== build 55 ==
// ALU_ft
module ALU_ft (
    input              clk,
    input              rst,
    input      [31:0]  A,
    input      [31:0]  B,
    input      [2:0]   ALUControl,
    output reg [31:0]  Result,
    output reg         Zero,
    output reg         Carry,
    output reg         OverFlow,
    output reg         Negative,
    output reg         fault_detected_out
);
    wire [31:0] alu_res;
    wire alu_z, alu_c, alu_v, alu_n;
    ALU u_alu (
        .A(A),
        .B(B),
        .ALUControl(ALUControl),
        .Result(alu_res),
        .Zero(alu_z),
        .Carry(alu_c),
        .OverFlow(alu_v),
        .Negative(alu_n)
    );
    reg [31:0] res_t1;
    reg [31:0] res_t2;
    localparam STAGE1 = 2'b00;
    localparam STAGE2 = 2'b01;
    localparam STAGE3 = 2'b10;
    reg [1:0] state;
    always @(posedge clk or negedge rst) begin
        if (!rst) begin
            state              <= STAGE1;
            fault_detected_out <= 1'b0;
            res_t1             <= 32'b0;
            res_t2             <= 32'b0;
            Result             <= 32'b0;
            Zero               <= 1'b0;
            Carry              <= 1'b0;
            OverFlow           <= 1'b0;
            Negative           <= 1'b0;
        end
        else begin
            case (state)
                STAGE1: begin
                    res_t1 <= alu_res;           
                    fault_detected_out <= 1'b0;
                    state <= STAGE2;
  ...
For scale: roughly 100 flip-flops.
Settings: LEC_CHECK=0, ABC_AREA=1, CAP_MARGIN=30, CELL_PAD_IN_SITES_GLOBAL_PLACEMENT=0, CORE_MARGIN=2, CORE_UTILIZATION=72, CTS_CLUSTER_SIZE=75, MAX_ROUTING_LAYER=met4, PLACE_DENSITY_LB_ADDON=0.24, SLEW_MARGIN=30; clock period 3.08 ns.
run.sh (not shown) runs the stock make flow with config.mk's settings and CLKGATE_MAP_FILE=.
Build 55: it failed with a tool error in clock tree synthesis (4_1_cts), so there are no final results.
diff inputs: build 55 => build 44
Settings: CELL_PAD_IN_SITES_GLOBAL_PLACEMENT no longer set, was 0; ABC_AREA no longer set, was 1; CTS_CLUSTER_DIAMETER now 348, previously not set; CTS_CLUSTER_SIZE now 99, was 75; PLACE_DENSITY_LB_ADDON no longer set, was 0.24; MAX_ROUTING_LAYER no longer set, was met4; the clock period (ns, I/O delays scaled along) now 3.22, was 3.08.
Results
Compared with build 55, build 44 shows a higher complex-gate fraction of the synthesized area. Build 55 → build 44: core utilization before placement has remained practically unchanged; area after synthesis has increased. From build 44 to build 55, number of synthesized flops with an enable pin did not move at all. Compared to build 55, build 44 was floorplanned on a bigger die. Build 44 terminated abnormally: detailed placement (3_5_place_dp) reported DPL-0033. Chip area line of the yosys report grows by a few percent when moving from build 55 to build 44.
Relative to build 44, the following input files were edited for build 67:
Settings: a deleted CTS_CLUSTER_DIAMETER that had been 348; an added SETUP_SLACK_MARGIN of -0.34; a change of CORE_UTILIZATION from 72 to 65; a change of CTS_CLUSTER_SIZE from 99 to 37; a change of the clock period (ns, I/O delays scaled along) from 3.22 to 4.45.
Results
What the final checks of build 67 revealed, after a flow that finished every stage, was a layout that fails on negative setup slack.
Build 44: DPL-0033 in detailed placement (3_5_place_dp) -> run aborted
Diff build 67..build 44 | top-level I/O count | unchanged
The core utilization before placement of build 67 falls short of that of build 44 by 7.8 points.
~same count of mapped cells out of synthesis in build 44 and build 67
The final RePlAce weighted congestion in build 44 is 1.17 times that in build 67.

---

== lagoon ==
ALU_ft again, from the RTL that the note above started with.
clock: 3.86 ns
lec_check: 0
abc_area: 1
cap_margin: 30
core_margin: 2
core_utilization: 72
cts_cluster_diameter: 188
cts_cluster_size: 95
place_density: 0.82
slew_margin: 30
tns_end_percent: 5
lagoon: flow complete, layout not clean; failing: setup timing
> inputs changed (lagoon -> yarrow)
Settings: ABC_AREA no longer set, was 1; TNS_END_PERCENT no longer set, was 5; PLACE_DENSITY no longer set, was 0.82; CORE_UTILIZATION now 40, was 72; CTS_CLUSTER_DIAMETER no longer set, was 188; CTS_CLUSTER_SIZE no longer set, was 95; the clock period (ns, I/O delays scaled along) now 5.66, was 3.86.
## What came out
- yarrow | status: complete | timing, DRC, antenna: pass
- Post-synth area from yosys stat (yarrow over lagoon): increase, 480 um2
- Looking at instance tally after logic synthesis across yarrow and lagoon, the one that comes out higher is lagoon.
- Between lagoon and yarrow, met2 layer usage reported by global route decreased.
- Side by side, die size turned out higher in yarrow than in lagoon.
- Going from lagoon to yarrow, the number of gates resized after cts was found to have gone down by 1.
- Cmp yarrow vs lagoon: net switching component of the power lower in yarrow
- Of yarrow and lagoon, it is yarrow that has the lower total power.
- On post-synthesis average cell area: yarrow sits above lagoon.
- Taking lagoon as 1.0, yarrow lands at 0.945 on count of plain and timing-repair buffers.
The inputs of fjord differ from those of yarrow as listed below.
Settings: putting CELL_PAD_IN_SITES_GLOBAL_PLACEMENT at 0 where nothing was set; putting PLACE_DENSITY_LB_ADDON at 0.15 where nothing was set; swapping 40 for 58 in CORE_UTILIZATION; putting MAX_ROUTING_LAYER at met4 where nothing was set; swapping 5.66 for 4.44 in the clock period (ns, I/O delays scaled along).
### Flow results
Across yarrow and fjord, a clean result was obtained everywhere but in fjord. Worst setup path startpoint = ALUControl[1]: yarrow; worst setup path startpoint = B[14]: fjord. Delta (fjord minus yarrow): combinational group share of total power up 3.3 points, total power up about 50%, half-perimeter wire length of the detailed placement result up 2.3%, y dimension of the die down 17%, final area up about 14%. The power in sequential cells in fjord sits 28% above the value recorded for yarrow. Run comparison: yarrow cell with the biggest individual delay on the critical path sky130_fd_sc_hd__or4b_1; fjord cell with the biggest individual delay on the critical path sky130_fd_sc_hd__or4_4.
[inputs] onyx vs fjord
Settings: a deleted CELL_PAD_IN_SITES_GLOBAL_PLACEMENT that had been 0; a change of CORE_UTILIZATION from 58 to 25; a deleted PLACE_DENSITY_LB_ADDON that had been 0.15; a deleted MAX_ROUTING_LAYER that had been met4; a change of the clock period (ns, I/O delays scaled along) from 4.44 to 5.66.
==> results <==
- In the flow results for fjord and onyx, the met2 global-route usage is smaller on onyx.
- Changes observed in onyx relative to fjord: critical path depth went up 4, total instance count after detailed placement now sits higher.
- Sort fjord and onyx by maximum number of pins on one net before global-route repair, ascending, and fjord comes first.
- Looking at worst setup slack, onyx sits 0.54 ns above fjord.
- Looking at number of setup violations in the final report, onyx sits below fjord.
- onyx closes out successfully: all stages finished, all timing, DRC and antenna checks passed.
- Taking fjord as the reference point, the largest fanout on the critical path of onyx rises by 12.

---

Starting RTL as in the previous note.
==> flow/design.v (excerpt) <==
module ALU_ft (
    input              clk,
    input              rst,
    input      [31:0]  A,
    input      [31:0]  B,
    input      [2:0]   ALUControl,
    output reg [31:0]  Result,
    output reg         Zero,
    output reg         Carry,
    output reg         OverFlow,
    output reg         Negative,
    output reg         fault_detected_out
);
Settings: LEC_CHECK=0, ABC_AREA=1, CAP_MARGIN=30, CELL_PAD_IN_SITES_GLOBAL_PLACEMENT=0, CORE_ASPECT_RATIO=0.5, CORE_MARGIN=2, CORE_UTILIZATION=40, CTS_CLUSTER_DIAMETER=257, CTS_CLUSTER_SIZE=89, GPL_TIMING_DRIVEN=0, MAX_ROUTING_LAYER=met4, PLACE_DENSITY_LB_ADDON=0.15, SETUP_SLACK_MARGIN=-0.27, SLEW_MARGIN=30, TNS_END_PERCENT=5; clock period 3.15 ns.
The first run finished with setup timing left.
Edit:
CORE_UTILIZATION = 48   (was 40)
After rerunning: The changed run finished but failed the layout checks on setup timing. Non-clock buffer count came out lower by 12. Design area came out lower by 2.4%. Worst hold slack is worse by 0.070 ns. Final cell count came out lower by 3.5%. First-iteration DRC count came out higher by 3.1%. Critical path depth came out lower by 5. Die size came out lower by 16%. Sequential cell count stays the same.
Edit:
ABC_AREA = unset   (was 1)
CELL_PAD_IN_SITES_GLOBAL_PLACEMENT = unset   (was 0)
CORE_ASPECT_RATIO = unset   (was 0.5)
CORE_UTILIZATION = 70   (was 48)
CTS_CLUSTER_DIAMETER = unset   (was 257)
CTS_CLUSTER_SIZE = unset   (was 89)
GPL_TIMING_DRIVEN = unset   (was 0)
MAX_ROUTING_LAYER = unset   (was met4)
PLACE_DENSITY_LB_ADDON = unset   (was 0.15)
SETUP_SLACK_MARGIN = 0.24   (was -0.27)
TNS_END_PERCENT = unset   (was 5)
clock period = 1.88 ns   (was 3.15 ns; I/O delays follow)
Result: With this change the flow ended with an error in clock tree synthesis (4_1_cts) on DPL-0038; die size falls by a quarter to a third; synthesized cell count falls by a quarter to a third; area after synthesis rises by a few percent.

---

## run 1
The RTL this note starts from:
==> flow/design.v <==
module ALU(
    input [31:0] A, B,
    input [2:0] ALUControl,
    output Carry, OverFlow, Zero, Negative,
    output [31:0] Result
);
    wire [31:0] B_inv;
    wire [32:0] Sum_result;
    wire is_sub;
    assign is_sub = (ALUControl == 3'b001);
    assign B_inv = is_sub ? ~B : B;
    assign Sum_result = A + B_inv + is_sub;
    reg [31:0] Result_reg;
    reg Cout_reg, OverFlow_reg;
    always @(*) begin
        Result_reg = 32'h0;
        Cout_reg = 1'b0;
        OverFlow_reg = 1'b0;
        case (ALUControl)
            3'b000: begin  
                Result_reg = Sum_result[31:0];
                Cout_reg = Sum_result[32];
                OverFlow_reg = (A[31] == B[31]) && (Result_reg[31] != A[31]);
            end
            3'b001: begin  
                Result_reg = Sum_result[31:0];
                Cout_reg = Sum_result[32];
                OverFlow_reg = (A[31] != B[31]) && (Result_reg[31] != A[31]);
            end
            3'b010: Result_reg = A & B;    
            3'b011: Result_reg = A | B;    
            3'b100: Result_reg = A ^ B;    
            3'b101: Result_reg = ($signed(A) < $signed(B)) ? 32'b1 : 32'b0;  
            3'b110: Result_reg = A << B[4:0];  
            3'b111: Result_reg = A >> B[4:0];  
            default: Result_reg = 32'h0;
        endcase
    end
    assign Result   = Result_reg;
    assign Zero     = (Result_reg == 32'b0);
    assign Negative = Result_reg[31];
    assign Carry    = Cout_reg;
    assign OverFlow = OverFlow_reg;
endmodule
`timescale 1ns / 1ps
module ALU_ft (
    input              clk,
    input              rst,
    input      [31:0]  A,
    input      [31:0]  B,
    input      [2:0]   ALUControl,
    output reg [31:0]  Result,
    output reg         Zero,
    output reg         Carry,
    output reg         OverFlow,
    output reg         Negative,
    output reg         fault_detected_out
);
    wire [31:0] alu_res;
    wire alu_z, alu_c, alu_v, alu_n;
    ALU u_alu (
        .A(A),
        .B(B),
        .ALUControl(ALUControl),
        .Result(alu_res),
        .Zero(alu_z),
        .Carry(alu_c),
        .OverFlow(alu_v),
        .Negative(alu_n)
    );
    reg [31:0] res_t1;
    reg [31:0] res_t2;
    localparam STAGE1 = 2'b00;
    localparam STAGE2 = 2'b01;
    localparam STAGE3 = 2'b10;
    reg [1:0] state;
    always @(posedge clk or negedge rst) begin
        if (!rst) begin
            state              <= STAGE1;
            fault_detected_out <= 1'b0;
            res_t1             <= 32'b0;
            res_t2             <= 32'b0;
            Result             <= 32'b0;
            Zero               <= 1'b0;
            Carry              <= 1'b0;
            OverFlow           <= 1'b0;
            Negative           <= 1'b0;
        end
        else begin
            case (state)
                STAGE1: begin
                    res_t1 <= alu_res;           
                    fault_detected_out <= 1'b0;
                    state <= STAGE2;
                end
                STAGE2: begin
                    res_t2 <= alu_res;           
                    if (res_t2 == res_t1) begin
                        Result   <= alu_res;
                        Zero     <= alu_z;
                        Carry    <= alu_c;
                        OverFlow <= alu_v;
                        Negative <= alu_n;
                        state    <= STAGE1;
                    end
                    else begin
                        fault_detected_out <= 1'b1;
                        state <= STAGE3;
                    end
                end
                STAGE3: begin
                    Result   <= alu_res;
                    Zero     <= alu_z;
                    Carry    <= alu_c;
                    OverFlow <= alu_v;
                    Negative <= alu_n;
                    state <= STAGE1;
                end
            endcase
        end
    end
endmodule
make LEC_CHECK=0 CAP_MARGIN=0 CORE_MARGIN=2 CORE_UTILIZATION=71 CTS_CLUSTER_DIAMETER=213 CTS_CLUSTER_SIZE=33 PLACE_DENSITY=0.66 SLEW_MARGIN=30 finish   # period 4.85 ns
Run 1: it failed with a tool error in global routing (5_1_grt), so there are no final results.
The inputs of run 2 differ from those of run 1 as listed below.
Settings: PLACE_DENSITY removed (was 0.66); CAP_MARGIN changed from 0 to 30; CTS_CLUSTER_DIAMETER changed from 213 to 332; CTS_CLUSTER_SIZE changed from 33 to 100; CORE_UTILIZATION changed from 71 to 63; the clock period (ns, I/O delays scaled along) changed from 4.85 to 6.0.
[summary]
Summary — total of cells resized after clock tree synthesis, run 2 relative to run 1: lower, by 16. Taking run 1 as the reference, in run 2 total standard cell area after synthesis flat, placed instance area down 7.3%, multiplexer share of the synthesized area flat. Run 2 reached the end of the flow, and the finished layout is clean on the timing, design-rule and antenna checks. Compared with run 1, in run 2 pre-CTS setup slack now sits higher; horizontal die dimension now sits higher. Taking run 1 as the reference, in run 2 placed wire-length estimate lost 1.5%, die size picked up an extra 2400 um^2, starting density of the core lost 8.4 points.
Inputs modified between run 2 and run 3:
Settings: an added CELL_PAD_IN_SITES_GLOBAL_PLACEMENT of 2; an added TNS_END_PERCENT of 25; a change of CORE_UTILIZATION from 63 to 40; an added MIN_ROUTING_LAYER of met2; a deleted CTS_CLUSTER_DIAMETER that had been 332; an added HOLD_SLACK_MARGIN of 0.25; a deleted CTS_CLUSTER_SIZE that had been 100; an added GPL_TIMING_DRIVEN of 0; a change of CAP_MARGIN from 30 to 40.
## What came out
On TritonCTS buffer count, run 2 tracks run 3 almost exactly. Run 3 terminated abnormally: global routing (5_1_grt) reported GRT-0116. Final estimated routing congestion in global placement: run 3 higher than run 2. Diff run 3 and run 2: detailed placement HPWL higher in run 3. Run 3 ends up with a cell area reported after detailed placement that is 0.66% higher than in run 2.

---

Starts from the design.v that is shown in full above.
make LEC_CHECK=0 ABC_AREA=1 CAP_MARGIN=30 CELL_PAD_IN_SITES_GLOBAL_PLACEMENT=0 CORE_ASPECT_RATIO=0.53 CORE_MARGIN=2 CORE_UTILIZATION=72 CTS_CLUSTER_DIAMETER=234 CTS_CLUSTER_SIZE=75 MAX_ROUTING_LAYER=met4 PLACE_DENSITY_LB_ADDON=0.12 SETUP_SLACK_MARGIN=0.87 SLEW_MARGIN=30 finish   # period 3.08 ns
The first run did not get past clock tree synthesis (4_1_cts) with DPL-0038.
==> next run, changes <==
Settings changed: ABC_AREA 1 to default, CORE_ASPECT_RATIO 0.53 to default, CORE_UTILIZATION 72 to 65, CTS_CLUSTER_DIAMETER 234 to default, CTS_CLUSTER_SIZE 75 to default, PLACE_DENSITY from default to 0.62, PLACE_DENSITY_LB_ADDON 0.12 to default, SETUP_SLACK_MARGIN 0.87 to default.
Clock period 3.08 ns to 4.96 ns, I/O delays scaled along.
After rerunning: Now the flow ran to the end with violations: negative setup slack. Area after synthesis grows by a few percent. Synthesized cell count shrinks by a quarter to a third. Die area grows by about a fifth.
==> next run, changes <==
Settings changed: CELL_PAD_IN_SITES_GLOBAL_PLACEMENT 0 to default, CORE_UTILIZATION 65 to 40, CTS_CLUSTER_DIAMETER from default to 332, CTS_CLUSTER_SIZE from default to 84, MAX_ROUTING_LAYER met4 to default, PLACE_DENSITY 0.62 to 0.41.
Clock period 4.96 ns to 6.0 ns, I/O delays scaled along.
The changed run produced a clean layout.
Routed wire length drops by about 5.4%.
Total power is lower by 27%.
Worst setup slack improves by 0.62 ns.
Global-route usage went down by 21 points.
Non-clock buffer count came out lower by 175.
==> next run, changes <==
Settings changed: CTS_CLUSTER_DIAMETER 332 to default, CTS_CLUSTER_SIZE 84 to default, PLACE_DENSITY 0.41 to default.
=>
- The new run produced a clean layout
- synthesized cell count is unchanged
- count of clock-buffer cells in the layout does not change
- routed wire length went down by 2.8%
- worst hold slack hardly moves
- die size does not change
- sequential power barely changes
==> next run, changes <==
Settings changed: CAP_MARGIN 30 to 40, CELL_PAD_IN_SITES_DETAIL_PLACEMENT from default to 2, CELL_PAD_IN_SITES_GLOBAL_PLACEMENT from default to 2, CTS_CLUSTER_DIAMETER from default to 212, GPL_ROUTABILITY_DRIVEN from default to 1, GPL_TIMING_DRIVEN from default to 0, HOLD_SLACK_MARGIN from default to 0.25, MIN_ROUTING_LAYER from default to met2, SETUP_SLACK_MARGIN from default to 1.63, SLEW_MARGIN 30 to 20, TNS_END_PERCENT from default to 25.
=> Now the flow aborted during global routing (5_1_grt) on GRT-0116. Area after synthesis does not change. Synthesized cell count stays the same. Die size stays the same.
==> next run, changes <==
Settings changed: CAP_MARGIN 40 to 20, CELL_PAD_IN_SITES_DETAIL_PLACEMENT 2 to default, CELL_PAD_IN_SITES_GLOBAL_PLACEMENT 2 to default, CORE_UTILIZATION 40 to 66, CTS_CLUSTER_DIAMETER 212 to default, GPL_ROUTABILITY_DRIVEN 1 to default, GPL_TIMING_DRIVEN 0 to default, HOLD_SLACK_MARGIN 0.25 to default, MIN_ROUTING_LAYER met2 to default, SETUP_SLACK_MARGIN 1.63 to default, TNS_END_PERCENT 25 to default.
Clock period 6.0 ns to 4.87 ns, I/O delays scaled along.
Effect:
- With this change the flow finished but fails on negative setup slack
- synthesized area does not change
- synthesized cell count does not change
- die area is lower by 39%
Power is estimated from default activity; no workload was simulated.
